==> flow/design.v <==
`timescale 1ns / 1ns
module alu_top(clk, a, b, s, result, zero);
input clk;
input [15:0] a, b;
input [3:0] s;
output reg [15:0] result;
output reg zero;
reg [15:0] a_q, b_q;
reg [3:0] s_q;
wire [15:0] alu_result;
wire alu_zero;
always @(posedge clk) begin
    a_q <= a;
    b_q <= b;
    s_q <= s;
    result <= alu_result;
    zero <= alu_zero;
end
alu u_alu(.a(a_q), .b(b_q), .s(s_q), .result(alu_result), .zero_detection(alu_zero));
endmodule

`timescale 1ns / 1ns
module three_to_one_mux(d0,d1,d2,s,y);
input [15:0] d0, d1, d2;
input [1:0] s;
output [15:0] y;
reg [15:0] y;
always@(d0 or d1 or d2 or s)
begin
case(s)
      2'b00  : y = d0;
      2'b01  : y = d1;
      2'b10  : y = d2;
      default : y = d0; 
endcase
end
endmodule
module rotate_right(n, value, result);
	input [15:0] n, value;
	output reg [15:0] result;
	reg [15:0] temp, temp2;
	always@(*)
	begin
		temp = 16'd0;
		temp2 = 16'd0;
		case(n[3:0])
			0:
				begin
				result = value;
				end
			1:
				begin
				temp = { {15 - 1 + 1{1'b0}}, value[1 - 1: 0] };
				temp2 = value >> 1;
				result = {temp[1 - 1: 0] , temp2[15 - 1: 0]};
				end
			2:
				begin
				temp = { {15 - 2 + 1{1'b0}}, value[2 - 1: 0] };
				temp2 = value >> 2;
				result = {temp[2 - 1: 0] , temp2[15 - 2: 0]};
				end
			3:
				begin
				temp = { {15 - 3 + 1{1'b0}}, value[3 - 1: 0] };
				temp2 = value >> 3;
				result = {temp[3 - 1: 0] , temp2[15 - 3: 0]};
				end
			4:
				begin
				temp = { {15 - 4 + 1{1'b0}}, value[4 - 1: 0] };
				temp2 = value >> 4;
				result = {temp[4 - 1: 0] , temp2[15 - 4: 0]};
				end
			5:
				begin
				temp = { {15 - 5 + 1{1'b0}}, value[5 - 1: 0] };
				temp2 = value >> 5;
				result = {temp[5 - 1: 0] , temp2[15 - 5: 0]};
				end
			6:
				begin
				temp = { {15 - 6 + 1{1'b0}}, value[6 - 1: 0] };
				temp2 = value >> 6;
				result = {temp[6 - 1: 0] , temp2[15 - 6: 0]};
				end
			7:
				begin
				temp = { {15 - 7 + 1{1'b0}}, value[7 - 1: 0] };
				temp2 = value >> 7;
				result = {temp[7 - 1: 0] , temp2[15 - 7: 0]};
				end
			8:
				begin
				temp = { {15 - 8 + 1{1'b0}}, value[8 - 1: 0] };
				temp2 = value >> 8;
				result = {temp[8 - 1: 0] , temp2[15 - 8: 0]};
				end
			9:
				begin
				temp = { {15 - 9 + 1{1'b0}}, value[9 - 1: 0] };
				temp2 = value >> 9;
				result = {temp[9 - 1: 0] , temp2[15 - 9: 0]};
				end
			10:
				begin
				temp = { {15 - 10 + 1{1'b0}}, value[10 - 1: 0] };
				temp2 = value >> 10;
				result = {temp[10 - 1: 0] , temp2[15 - 10: 0]};
				end
			11:
				begin
				temp = { {15 - 11 + 1{1'b0}}, value[11 - 1: 0] };
				temp2 = value >> 11;
				result = {temp[11 - 1: 0] , temp2[15 - 11: 0]};
				end
			12:
				begin
				temp = { {15 - 12 + 1{1'b0}}, value[12 - 1: 0] };
				temp2 = value >> 12;
				result = {temp[12 - 1: 0] , temp2[15 - 12: 0]};
				end
			13:
				begin
				temp = { {15 - 13 + 1{1'b0}}, value[13 - 1: 0] };
				temp2 = value >> 13;
				result = {temp[13 - 1: 0] , temp2[15 - 13: 0]};
				end
			14:
				begin
				temp = { {15 - 14 + 1{1'b0}}, value[14 - 1: 0] };
				temp2 = value >> 14;
				result = {temp[14 - 1: 0] , temp2[15 - 14: 0]};
				end
			15:
				begin
				temp = { {15 - 15 + 1{1'b0}}, value[15 - 1: 0] };
				temp2 = value >> 15;
				result = {temp[15 - 1: 0] , temp2[15 - 15: 0]};
				end
		endcase
	end
endmodule
module rotate_left(n, value, result);
	input [15:0] n, value;
	output reg [15:0] result;
	reg [15:0] temp, temp2;
	always@(*)
	begin
		temp = 16'd0;
		temp2 = 16'd0;
		case(n[3:0])
			0:
				begin
				result = value;
				end
			1:
				begin
				temp = { {15 - 1 + 1{1'b0}}, value[15:15 - 1 + 1] };
				temp2 = value << 1;
				result = {temp2[15:1] , temp[1 - 1:0]};
				end
			2:
				begin
				temp = { {15 - 2 + 1{1'b0}}, value[15:15 - 2 + 1] };
				temp2 = value << 2;
				result = {temp2[15:2] , temp[2 - 1:0]};
				end
			3:
				begin
				temp = { {15 - 3 + 1{1'b0}}, value[15:15 - 3 + 1] };
				temp2 = value << 3;
				result = {temp2[15:3] , temp[3 - 1:0]};
				end
			4:
				begin
				temp = { {15 - 4 + 1{1'b0}}, value[15:15 - 4 + 1] };
				temp2 = value << 4;
				result = {temp2[15:4] , temp[4 - 1:0]};
				end
			5:
				begin
				temp = { {15 - 5 + 1{1'b0}}, value[15:15 - 5 + 1] };
				temp2 = value << 5;
				result = {temp2[15:5] , temp[5 - 1:0]};
				end
			6:
				begin
				temp = { {15 - 6 + 1{1'b0}}, value[15:15 - 6 + 1] };
				temp2 = value << 6;
				result = {temp2[15:6] , temp[6 - 1:0]};
				end
			7:
				begin
				temp = { {15 - 7 + 1{1'b0}}, value[15:15 - 7 + 1] };
				temp2 = value << 7;
				result = {temp2[15:7] , temp[7 - 1:0]};
				end
			8:
				begin
				temp = { {15 - 8 + 1{1'b0}}, value[15:15 - 8 + 1] };
				temp2 = value << 8;
				result = {temp2[15:8] , temp[8 - 1:0]};
				end
			9:
				begin
				temp = { {15 - 9 + 1{1'b0}}, value[15:15 - 9 + 1] };
				temp2 = value << 9;
				result = {temp2[15:9] , temp[9 - 1:0]};
				end
			10:
				begin
				temp = { {15 - 10 + 1{1'b0}}, value[15:15 - 10 + 1] };
				temp2 = value << 10;
				result = {temp2[15:10] , temp[10 - 1:0]};
				end
			11:
				begin
				temp = { {15 - 11 + 1{1'b0}}, value[15:15 - 11 + 1] };
				temp2 = value << 11;
				result = {temp2[15:11] , temp[11 - 1:0]};
				end
			12:
				begin
				temp = { {15 - 12 + 1{1'b0}}, value[15:15 - 12 + 1] };
				temp2 = value << 12;
				result = {temp2[15:12] , temp[12 - 1:0]};
				end
			13:
				begin
				temp = { {15 - 13 + 1{1'b0}}, value[15:15 - 13 + 1] };
				temp2 = value << 13;
				result = {temp2[15:13] , temp[13 - 1:0]};
				end
			14:
				begin
				temp = { {15 - 14 + 1{1'b0}}, value[15:15 - 14 + 1] };
				temp2 = value << 14;
				result = {temp2[15:14] , temp[14 - 1:0]};
				end
			15:
				begin
				temp = { {15 - 15 + 1{1'b0}}, value[15:15 - 15 + 1] };
				temp2 = value << 15;
				result = {temp2[15:15] , temp[15 - 1:0]};
				end
		endcase
	end
endmodule
`timescale 1ns / 1ns
module alu(a,b,s,result,zero_detection);
input [15:0] a, b;
input [3:0] s;
output [15:0] result;
output reg zero_detection;
wire [15:0] rol_result, ror_result;
reg [15:0] other_result;
reg [1:0] mux_select;
wire [15:0] temp_result;
rotate_left rl1(.n(a), .value(b), .result(rol_result));
rotate_right rr1(.n(a), .value(b), .result(ror_result));
three_to_one_mux mux_1(.d0(rol_result),.d1(ror_result),.d2(other_result),.s(mux_select),.y(temp_result));
always@(*)
begin
 other_result = 16'd0;
 mux_select = 2'h2;
 case(s)
      4'b1111: begin other_result = a + b; mux_select = 3'h2;end   
      4'b1110: begin other_result = a - b; mux_select = 3'h2;end  
      4'b1101: begin other_result = a & b; mux_select = 3'h2;end 
      4'b1100: begin other_result = a | b; mux_select = 3'h2;end 
      4'b0001: begin other_result = a * b; mux_select = 3'h2;end
      4'b1100: begin other_result = a / b; mux_select = 3'h2;end
      4'b1010: begin other_result = a<<b; mux_select = 3'h2;end
      4'b1011: begin other_result = a>>b; mux_select = 3'h2;end
      4'b1000:    begin 
                  if (a < b) 
                        begin 
                              other_result = 16'd1; 
                              mux_select = 3'h2; 
                        end
                  else
                        begin
                              other_result = 0;
                              mux_select = 3'h2; 
                        end
                  end 
      4'b1001:    begin 
                  if(a > b) 
                        begin
                              other_result = 16'd1; 
                              mux_select = 3'h2;
                        end
                  else
                        begin
                              other_result = 0;
                              mux_select = 3'h2; 
                        end
                  end
      4'b1001: begin mux_select = 3'h0;end
      4'b1010: begin mux_select = 3'h1; end
      default: ;
endcase      
end 
always@(*)
begin
if(result == 0)
      zero_detection = 1;
else
      zero_detection = 0;
end 
assign result = temp_result;
endmodule
export LEC_CHECK = 0
export CAP_MARGIN = 35
export CORE_ASPECT_RATIO = 1.08
export CORE_MARGIN = 2
export CORE_UTILIZATION = 68
export HOLD_SLACK_MARGIN = -0.08
export MIN_ROUTING_LAYER = met1
export SETUP_SLACK_MARGIN = 1.54
export SLEW_MARGIN = 20
export TNS_END_PERCENT = 70
create_clock -name core_clock -period 5.66 [get_ports {clk}]
run.sh (not shown) runs the stock make flow with config.mk's settings and CLKGATE_MAP_FILE=.
The baseline died in global routing (5_1_grt) on GRT-0232.
Rerun with:
- CORE_ASPECT_RATIO: 1.08 -> default
- CORE_UTILIZATION: 68 -> 72
- CTS_CLUSTER_DIAMETER: default -> 30
- CTS_CLUSTER_SIZE: default -> 50
- HOLD_SLACK_MARGIN: -0.08 -> default
- MIN_ROUTING_LAYER: met1 -> default
- PLACE_DENSITY_LB_ADDON: default -> 0.0
- SETUP_SLACK_MARGIN: 1.54 -> 0.82
- TNS_END_PERCENT: 70 -> default
- clock period: 5.66 -> 5.79 ns (I/O delays scaled with it)
Effect: The new run aborted during global routing (5_1_grt); synthesized area does not change; die area goes down by 5.4%; synthesized cell count is unchanged.
Rerun with:
- CAP_MARGIN: 35 -> 20
- CORE_UTILIZATION: 72 -> 40
- CTS_CLUSTER_DIAMETER: 30 -> default
- CTS_CLUSTER_SIZE: 50 -> default
- PLACE_DENSITY_LB_ADDON: 0.0 -> default
- SETUP_SLACK_MARGIN: 0.82 -> default
- clock period: 5.79 -> 5.15 ns (I/O delays scaled with it)
- With this change the flow finished but fails on negative setup slack
- die size climbs by well over a third
- synthesized area does not change
- synthesized cell count does not change
Rerun with:
- CORE_UTILIZATION: 40 -> 72
- CTS_CLUSTER_DIAMETER: default -> 28
- PLACE_DENSITY_LB_ADDON: default -> 0.03
- SETUP_SLACK_MARGIN: default -> 1.87
- clock period: 5.15 -> 6.65 ns (I/O delays scaled with it)
- Now the flow aborted during global routing (5_1_grt) with GRT-0232
- synthesized area stays the same
- die area goes down by 43%
- synthesized cell count does not change
Rerun with:
- CORE_UTILIZATION: 72 -> 66
- CTS_CLUSTER_DIAMETER: 28 -> default
- PLACE_DENSITY_LB_ADDON: 0.03 -> default
- SETUP_SLACK_MARGIN: 1.87 -> 1.6
- clock period: 6.65 -> 5.77 ns (I/O delays scaled with it)
What happened: This time the run completed, yet does not pass: negative setup slack; die size grows by 8.8%; area after synthesis stays the same; synthesized cell count does not change.
Rerun with:
- ABC_AREA: default -> 0
- CELL_PAD_IN_SITES_GLOBAL_PLACEMENT: default -> 2
- CORE_UTILIZATION: 66 -> 40
- CTS_CLUSTER_DIAMETER: default -> 391
- CTS_CLUSTER_SIZE: default -> 93
- PLACE_DENSITY: default -> 0.43
- SETUP_SLACK_MARGIN: 1.6 -> default
- clock period: 5.77 -> 8.0 ns (I/O delays scaled with it)
After rerunning: This time the run finished clean; wire length decreases by 12%; clock power fell by 31%; first-iteration DRC count shrinks by about 70%; total power went down by 51%.
Power is estimated from default activity; no workload was simulated.
